== willow ==
## radar
 module radar(  input clk, input rst, input echo, input [1:0] boton_cambiar_grados, output done, output trigger,
 output [15:0] distance, output PWM, input ultra);
Size in the first run: about 120 flip-flops, ~0.020 mm² of cells after synthesis.
clock: 25.0 ns
lec_check: 0
abc_area: 0
cap_margin: 20
cell_pad_in_sites_global_placement: 1
core_aspect_ratio: 1.6
core_margin: 2
core_utilization: 40
cts_cluster_diameter: 179
gpl_routability_driven: 0
slew_margin: 20
run.sh (not shown) runs the stock make flow with config.mk's settings and CLKGATE_MAP_FILE=.
--- input diff willow..zinc ---
--- a/flow/config.mk
+++ b/flow/config.mk
@@ -10,7 +10,8 @@
 export CELL_PAD_IN_SITES_GLOBAL_PLACEMENT = 1
-export CORE_ASPECT_RATIO = 1.6
+export CORE_ASPECT_RATIO = 1.59
 export CORE_MARGIN = 2
-export CORE_UTILIZATION = 40
-export CTS_CLUSTER_DIAMETER = 179
-export GPL_ROUTABILITY_DRIVEN = 0
+export CORE_UTILIZATION = 61
+export CTS_CLUSTER_DIAMETER = 333
+export CTS_CLUSTER_SIZE = 100
+export HOLD_SLACK_MARGIN = 0.3
 export SLEW_MARGIN = 20
[summary]
Going from willow to zinc, half-perimeter wire length after detailed placement -13%; arrival time reported for the critical path endpoint shows an increase of 250 ps; core utilization of the finished layout picked up an extra 22 points. Shortest clock period the worst path allows after layout (lower): willow. Compared with willow, zinc shows a higher final cycle utilization of the critical path. zinc completed; timing, DRC and antenna clean. zinc vs. willow: number of tap cells added at floorplan has decreased, wire length of the first global-routing pass moved down. Looking only at area growth from synthesis to final layout, and setting everything else aside, the higher value of zinc and willow goes to willow.
Here is what was changed in the inputs of garnet compared with zinc.
==> flow/config.mk <==
export PLATFORM = sky130hd
export DESIGN_NAME = radar
export DESIGN_NICKNAME = radar
export VERILOG_FILES = /design/flow/design.v
export SDC_FILE = /design/flow/constraint.sdc
export NUM_CORES = 4
export LEC_CHECK = 0
export ABC_AREA = 1
export CAP_MARGIN = 20
export CELL_PAD_IN_SITES_GLOBAL_PLACEMENT = 3
export CORE_ASPECT_RATIO = 1.6
export CORE_MARGIN = 2
export CORE_UTILIZATION = 40
export CTS_CLUSTER_DIAMETER = 179
export CTS_CLUSTER_SIZE = 59
export GPL_ROUTABILITY_DRIVEN = 0
export GPL_TIMING_DRIVEN = 0
export HOLD_SLACK_MARGIN = 0.05
export MIN_ROUTING_LAYER = met2
export SLEW_MARGIN = 35
export TNS_END_PERCENT = 35
--- outcome ---
From zinc to garnet the numbers moved as follows: overall chip area grew by about 65%, fraction of the mapped netlist area in adder cells shrank by 1.0 points. garnet never completed; the flow aborted with a tool error in global placement without I/O (3_1_place_gp_skip_io). In the tables for garnet and zinc, area figure in the yosys stat output reads higher with garnet.
Input changes introduced in lagoon (baseline for comparison: garnet):
==> flow/config.mk <==
export PLATFORM = sky130hd
export DESIGN_NAME = radar
export DESIGN_NICKNAME = radar
export VERILOG_FILES = /design/flow/design.v
export SDC_FILE = /design/flow/constraint.sdc
export NUM_CORES = 4
export LEC_CHECK = 0
export CAP_MARGIN = 20
export CORE_ASPECT_RATIO = 1.6
export CORE_MARGIN = 2
export CORE_UTILIZATION = 40
export GPL_ROUTABILITY_DRIVEN = 0
export SLEW_MARGIN = 20
Notes after the runs:
lagoon ended with every stage complete and zero timing, DRC or antenna violations. garnet failed in global placement without I/O (3_1_place_gp_skip_io) with GPL-0301. Relative to garnet, share of the synthesized netlist area taken by xor and xnor gates has gone up in lagoon. Starting utilization of the core area delta (lagoon -> garnet): insignificant. garnet -> lagoon: horizontal extent of the die decreased by a few percent. Die size on lagoon is down relative to garnet. Compared with garnet, lagoon shows instance tally after logic synthesis that has gone down by more than a quarter. Against garnet as the reference, lagoon delivers a higher mean post-synth cell area. Across both runs, mapped cell area was lower for lagoon than for garnet.
Edits applied to the flow inputs when going from lagoon to raven:
--- a/flow/config.mk
+++ b/flow/config.mk
@@ -8,6 +8,4 @@
 export CAP_MARGIN = 20
-export CORE_ASPECT_RATIO = 1.6
 export CORE_MARGIN = 2
 export CORE_UTILIZATION = 40
-export GPL_ROUTABILITY_DRIVEN = 0
 export SLEW_MARGIN = 20
==> flow/constraint.sdc <==
create_clock -name core_clock -period 23.5 [get_ports {clk}]
set_input_delay 4.7000 -clock core_clock [delete_from_list [all_inputs] [get_ports {clk}]]
set_output_delay 4.7000 -clock core_clock [all_outputs]
set_load 0.01 [all_outputs]
## What came out
Side by side, routed length on met2 turned out lower in raven than in lagoon. Across lagoon and raven, none had a timing, DRC or antenna violation. Setup slack of the critical path after layout in raven vs lagoon: down 690 ps. Global-route wire length before repair in raven is 1.4% below lagoon.
